==> v19 <==
Design a_filter_approx, start of the top module:
module a_filter_approx(
    input [31:0] x_in,
    input clk,
    input [5:0] reset,
    output [31:0] y_out);
export LEC_CHECK = 0
export CAP_MARGIN = 25
export CORE_MARGIN = 2
export CORE_UTILIZATION = 40
export CTS_CLUSTER_DIAMETER = 386
export MIN_ROUTING_LAYER = met2
export SLEW_MARGIN = 20
export TNS_END_PERCENT = 60
create_clock -name core_clock -period 14.5 [get_ports {clk}]
run.sh (not shown) runs the stock make flow with config.mk's settings and CLKGATE_MAP_FILE=.
==> v37 (differences from v19) <==
Settings changed: CAP_MARGIN 25 to 20, CTS_CLUSTER_DIAMETER 386 to default, MIN_ROUTING_LAYER met2 to default, SETUP_SLACK_MARGIN from default to 0.4, TNS_END_PERCENT 60 to default.
==> flow/constraint.sdc (replaced) <==
create_clock -name core_clock -period 9.35 [get_ports {clk}]
set_input_delay 1.8700 -clock core_clock [delete_from_list [all_inputs] [get_ports {clk}]]
set_output_delay 1.8700 -clock core_clock [all_outputs]
set_load 0.01 [all_outputs]
==> v39 (differences from v19) <==
Settings changed: ABC_AREA from default to 1, CAP_MARGIN 25 to 40, CORE_UTILIZATION 40 to 72, CTS_CLUSTER_DIAMETER 386 to default, HOLD_SLACK_MARGIN from default to 0.29, MIN_ROUTING_LAYER met2 to default, SETUP_SLACK_MARGIN from default to -0.42, TNS_END_PERCENT 60 to default.
==> flow/constraint.sdc (replaced) <==
create_clock -name core_clock -period 5.45 [get_ports {clk}]
set_input_delay 1.0900 -clock core_clock [delete_from_list [all_inputs] [get_ports {clk}]]
set_output_delay 1.0900 -clock core_clock [all_outputs]
set_load 0.01 [all_outputs]
==> v2 (differences from v19) <==
Settings changed: CAP_MARGIN 25 to 20, CORE_UTILIZATION 40 to 17, CTS_CLUSTER_DIAMETER 386 to default, MIN_ROUTING_LAYER met2 to default, TNS_END_PERCENT 60 to default.
==> flow/constraint.sdc (replaced) <==
create_clock -name core_clock -period 14.0 [get_ports {clk}]
set_input_delay 2.8000 -clock core_clock [delete_from_list [all_inputs] [get_ports {clk}]]
set_output_delay 2.8000 -clock core_clock [all_outputs]
set_load 0.01 [all_outputs]
==> qor summary <==
|  | v39 | v19 | v2 | v37 |
|---|---|---|---|---|
| Top sig layer | - | met5 | met4 | met4 |
| Stage-log warning count | - | 43 | 43 | 44 |
| Placement row count | 97 | 121 | 186 | 121 |
| Outcome | did not finish | complete, no violations | complete, no violations | complete, no violations |
| Failing step | global routing | - | - | - |
| Clock tree from TritonCTS | - | done | done | done |
| Fin cells | - | 6589 | 8532 | 6588 |
| Number of logic stages on the critical path including buffering | - | 25 | 26 | 23 |
| Yosys cell types | 60 | 77 | 77 | 77 |
| Final Instance Area | - | 48400 µm² | 50300 µm² | 48300 µm² |
| Final nets | - | 6098 | 6081 | 6098 |
| Leading cell kind | - | multi-input combinational cells | multi-input combinational cells | multi-input combinational cells |
| Critical path's largest stage delay | - | 0.54 ns | 0.54 ns | 0.50 ns |
| Share of the synthesized area in the top cell type | 21.5% | 24.9% | 24.9% | 24.9% |

==> inputs of branch amber <==
a_filter_approx again, from the RTL that the note above started with.
clock: 14.5 ns
lec_check: 0
abc_area: 1
cap_margin: 25
cell_pad_in_sites_detail_placement: 1
core_margin: 2
core_utilization: 40
cts_cluster_diameter: 386
gpl_routability_driven: 0
gpl_timing_driven: 1
min_routing_layer: met1
setup_slack_margin: 3.09
slew_margin: 20
tns_end_percent: 65
==> branch maple (differences from branch amber) <==
- ABC_AREA: 1 -> unset
- CAP_MARGIN: 25 -> 20
- CELL_PAD_IN_SITES_DETAIL_PLACEMENT: 1 -> unset
- CORE_UTILIZATION: 40 -> 65
- CTS_CLUSTER_DIAMETER: 386 -> unset
- GPL_ROUTABILITY_DRIVEN: 0 -> unset
- GPL_TIMING_DRIVEN: 1 -> unset
- MIN_ROUTING_LAYER: met1 -> unset
- SETUP_SLACK_MARGIN: 3.09 -> -0.16
- TNS_END_PERCENT: 65 -> unset
==> flow/constraint.sdc (replaced) <==
create_clock -name core_clock -period 6.87 [get_ports {clk}]
set_input_delay 1.3740 -clock core_clock [delete_from_list [all_inputs] [get_ports {clk}]]
set_output_delay 1.3740 -clock core_clock [all_outputs]
set_load 0.01 [all_outputs]
==> branch lagoon (differences from branch amber) <==
- CAP_MARGIN: 25 -> 15
- CELL_PAD_IN_SITES_DETAIL_PLACEMENT: 1 -> unset
- CORE_UTILIZATION: 40 -> 72
- CTS_CLUSTER_DIAMETER: 386 -> unset
- GPL_ROUTABILITY_DRIVEN: 0 -> unset
- GPL_TIMING_DRIVEN: 1 -> unset
- MIN_ROUTING_LAYER: met1 -> unset
- SETUP_SLACK_MARGIN: 3.09 -> -0.5
- TNS_END_PERCENT: 65 -> 10
==> flow/constraint.sdc (replaced) <==
create_clock -name core_clock -period 5.68 [get_ports {clk}]
set_input_delay 1.1360 -clock core_clock [delete_from_list [all_inputs] [get_ports {clk}]]
set_output_delay 1.1360 -clock core_clock [all_outputs]
set_load 0.01 [all_outputs]
==> summary.txt <==
Results of the run.

The multiplexer share of the synthesized area is 0. The post-synthesis chip area from yosys is 50600 um^2. The global-route layer with the greatest usage is met2.

The TritonCTS clock tree is built. For flop-to-flop paths, the worst setup slack is 8.37 ns. The script logs the ratio of routed vias to standard cells as 5.29. The worst path in the final design needs a cycle of 9.17 ns, including I/O delays and setup. The required arrival time at the worst endpoint is 11.60 ns. The flow ran to the end and the layout has no timing, DRC or antenna violations. After clock tree synthesis, the clock-pin slew on the worst setup and hold paths is 0.06 ns.

Across the routed clock network, the largest skew measured is 0.0262 ns. The pre-CTS setup check shows a worst slack of 6.11 ns.
[end of results for branch amber]
==> summary.txt <==
Results of the run.

The average via count per standard cell is 5.38. The required time at the worst endpoint is listed as 5.50 ns. The detailed router reports a met3 wire length of 2.87 mm.

The clock period minus worst slack is 7.39 ns. The flow ran to the end, but the layout failed its checks. For reference, the mux area share after synthesis is 0.00120.

According to the Yosys statistics, the synthesized design has a chip area of 43800 um^2. The count of buffers added by post-CTS timing repair for setup is 13. TritonCTS built the clock tree.

The clock-pin slew on the worst setup and hold paths is 0.06 ns. The global-route layer with the greatest usage is met2. STA on the placed design reports a worst setup slack of -0.696 ns.

The setup slack of the most critical reg-to-reg path is 0.13 ns. The run did not pass the layout checks because of negative setup slack. The worst setup margin is -0.518 ns. The setup violation total in the final timing report is 14.
[end of results for branch maple]
==> summary.txt <==
Numbers from the implementation run.

Yosys reports the multiplexer fraction of the synthesized area as 0. Summed over all nets, the half-perimeter wirelength after detailed placement is 128 mm. The dominant non-sequential cell family after synthesis is adder cells. The main area contributors are sky130_fd_sc_hd__dfxtp_1, sky130_fd_sc_hd__ha_1, sky130_fd_sc_hd__fa_1.

For this run, the register share of the synthesized area comes to 0.215. The share of flip-flops with an asynchronous set or reset after synthesis is 0. The fraction of the core area occupied by cells at floorplan is 0.725.

The total CTS buffers is 58. The minimum setup slack after placement is -0.787 ns. Of the total synthesized cell area, the portion taken by XOR and XNOR cells is 0.0661.

The post-synthesis chip area from yosys is 50600 um^2. The flip-flop and latch count after synthesis is 544. The height of the die is 269 um. The root buffer cell is sky130_fd_sc_hd__clkbuf_16.

The total of hold buffers inserted after clock tree synthesis is 0. The stopping stage is global routing. The run stopped with a tool error.
[end of results for branch lagoon]

==> job 9322: inputs <==
Starting RTL as in the previous note.
Settings: LEC_CHECK=0, ABC_AREA=1, CAP_MARGIN=20, CORE_ASPECT_RATIO=1.36, CORE_MARGIN=2, CORE_UTILIZATION=72, CTS_CLUSTER_DIAMETER=392, CTS_CLUSTER_SIZE=96, SLEW_MARGIN=20; clock period 5.94 ns.
==> job 8279 (differences from job 9322) <==
ABC_AREA = not set   (was 1)
CORE_ASPECT_RATIO = not set   (was 1.36)
CORE_UTILIZATION = 63   (was 72)
CTS_CLUSTER_DIAMETER = not set   (was 392)
CTS_CLUSTER_SIZE = not set   (was 96)
==> flow/constraint.sdc (replaced) <==
create_clock -name core_clock -period 8.15 [get_ports {clk}]
set_input_delay 1.6300 -clock core_clock [delete_from_list [all_inputs] [get_ports {clk}]]
set_output_delay 1.6300 -clock core_clock [all_outputs]
set_load 0.01 [all_outputs]
==> comparison table <==
quantity	job 8279	job 9322
Die outline height	267.5 µm	313.1 µm
DP Wirelength	74.87 mm	130.9 mm
DP Area	45,450 µm²	53,820 µm²
Number of buffers created by CTS	58	9
Post-synth net total	6,024	7,970
Aoi/oai-family share of the synthesized area	0.1444	0.1226
Buffers inserted during post-CTS setup optimization	4	85
Routability congestion estimate	0.8936	1.080
AND/OR/NAND/NOR Cells, Area Fraction	0.1274	0.2039
Resized Gates After CTS	21	521
Result of the run	complete, no violations	aborted with a tool error
Stage where the flow stopped	-	global routing (5_1_grt)
Distinct lib cells	77	60
Placeable Area	68,710 µm²	69,700 µm²
Placed Instances	5,993	8,144
Chip Area	71,580 µm²	72,420 µm²
Total number of placement rows	96	113
Initial core utilization	0.6369	0.7258
Yosys cell count	5,048	6,994

==> inputs of run P <==
a_filter_approx again, from the RTL that the note above started with.
clock: 7.25 ns
lec_check: 0
cap_margin: 20
core_margin: 2
core_utilization: 72
place_density: 0.35
setup_slack_margin: 2.08
slew_margin: 20
==> inputs of run B, as changes to run P <==
Settings changed: ABC_AREA from default to 1, CTS_CLUSTER_DIAMETER from default to 234, PLACE_DENSITY 0.35 to default, PLACE_DENSITY_LB_ADDON from default to 0.21, SETUP_SLACK_MARGIN 2.08 to default.
==> flow/constraint.sdc (replaced) <==
create_clock -name core_clock -period 6.61 [get_ports {clk}]
set_input_delay 1.3220 -clock core_clock [delete_from_list [all_inputs] [get_ports {clk}]]
set_output_delay 1.3220 -clock core_clock [all_outputs]
set_load 0.01 [all_outputs]
==> inputs of run Y, as changes to run P <==
Settings changed: SETUP_SLACK_MARGIN 2.08 to 2.31.
==> flow/constraint.sdc (replaced) <==
create_clock -name core_clock -period 7.88 [get_ports {clk}]
set_input_delay 1.5760 -clock core_clock [delete_from_list [all_inputs] [get_ports {clk}]]
set_output_delay 1.5760 -clock core_clock [all_outputs]
set_load 0.01 [all_outputs]
==> comparison table <==
| quantity | run Y | run P | run B |
|---|---|---|---|
| Run status | failed layout checks | failed layout checks | failed layout checks |
| Reasons for failing layout checks | negative setup slack | negative setup slack | negative setup slack |
| Seq. cell area | 11030 um^2 | 11030 um^2 | 10900 um^2 |
| Grt met1 use | 0.4065 | 0.3995 | 0.5345 |
| Total met2 wirelength after detailed routing | 58.28 mm | 59.78 mm | 75.04 mm |
| Setup-failing EPs final | 1 | 17 | 29 |
| Post-route cell area | 52860 um^2 | 53100 um^2 | 56470 um^2 |
| Number of vias per cell after detailed routing | 5.943 | 5.970 | 6.051 |
| Final hold slack | 0.4551 ns | 0.4475 ns | 0.4377 ns |
| Post-route non-filler standard cell count | 6151 | 6155 | 8116 |
| Portion of the layout cell area used by non-clock buffers | 0.04360 | 0.04392 | 0.01897 |
| Number of resized instances in the post-cts repair step | 423 | 372 | 118 |
| Depth of the worst register-to-register path | 28 | 28 | 23 |
| Tap cell count | 782 | 782 | 940 |
| Startpoint of the worst hold path | sixth_stage.Samples_in1[18] | sixth_stage.Samples_in1[15] | fourth_stage.Samples_in1[8] |
| Post-synth net total | 6024 | 6024 | 7970 |
| Slowest cell delay on critical path | 0.50 ns | 0.51 ns | 0.51 ns |
| Post-placement worst setup slack | 0.3807 ns | 0.004186 ns | 0.06520 ns |
| Logic Gate Count | 3489 | 3489 | 4872 |
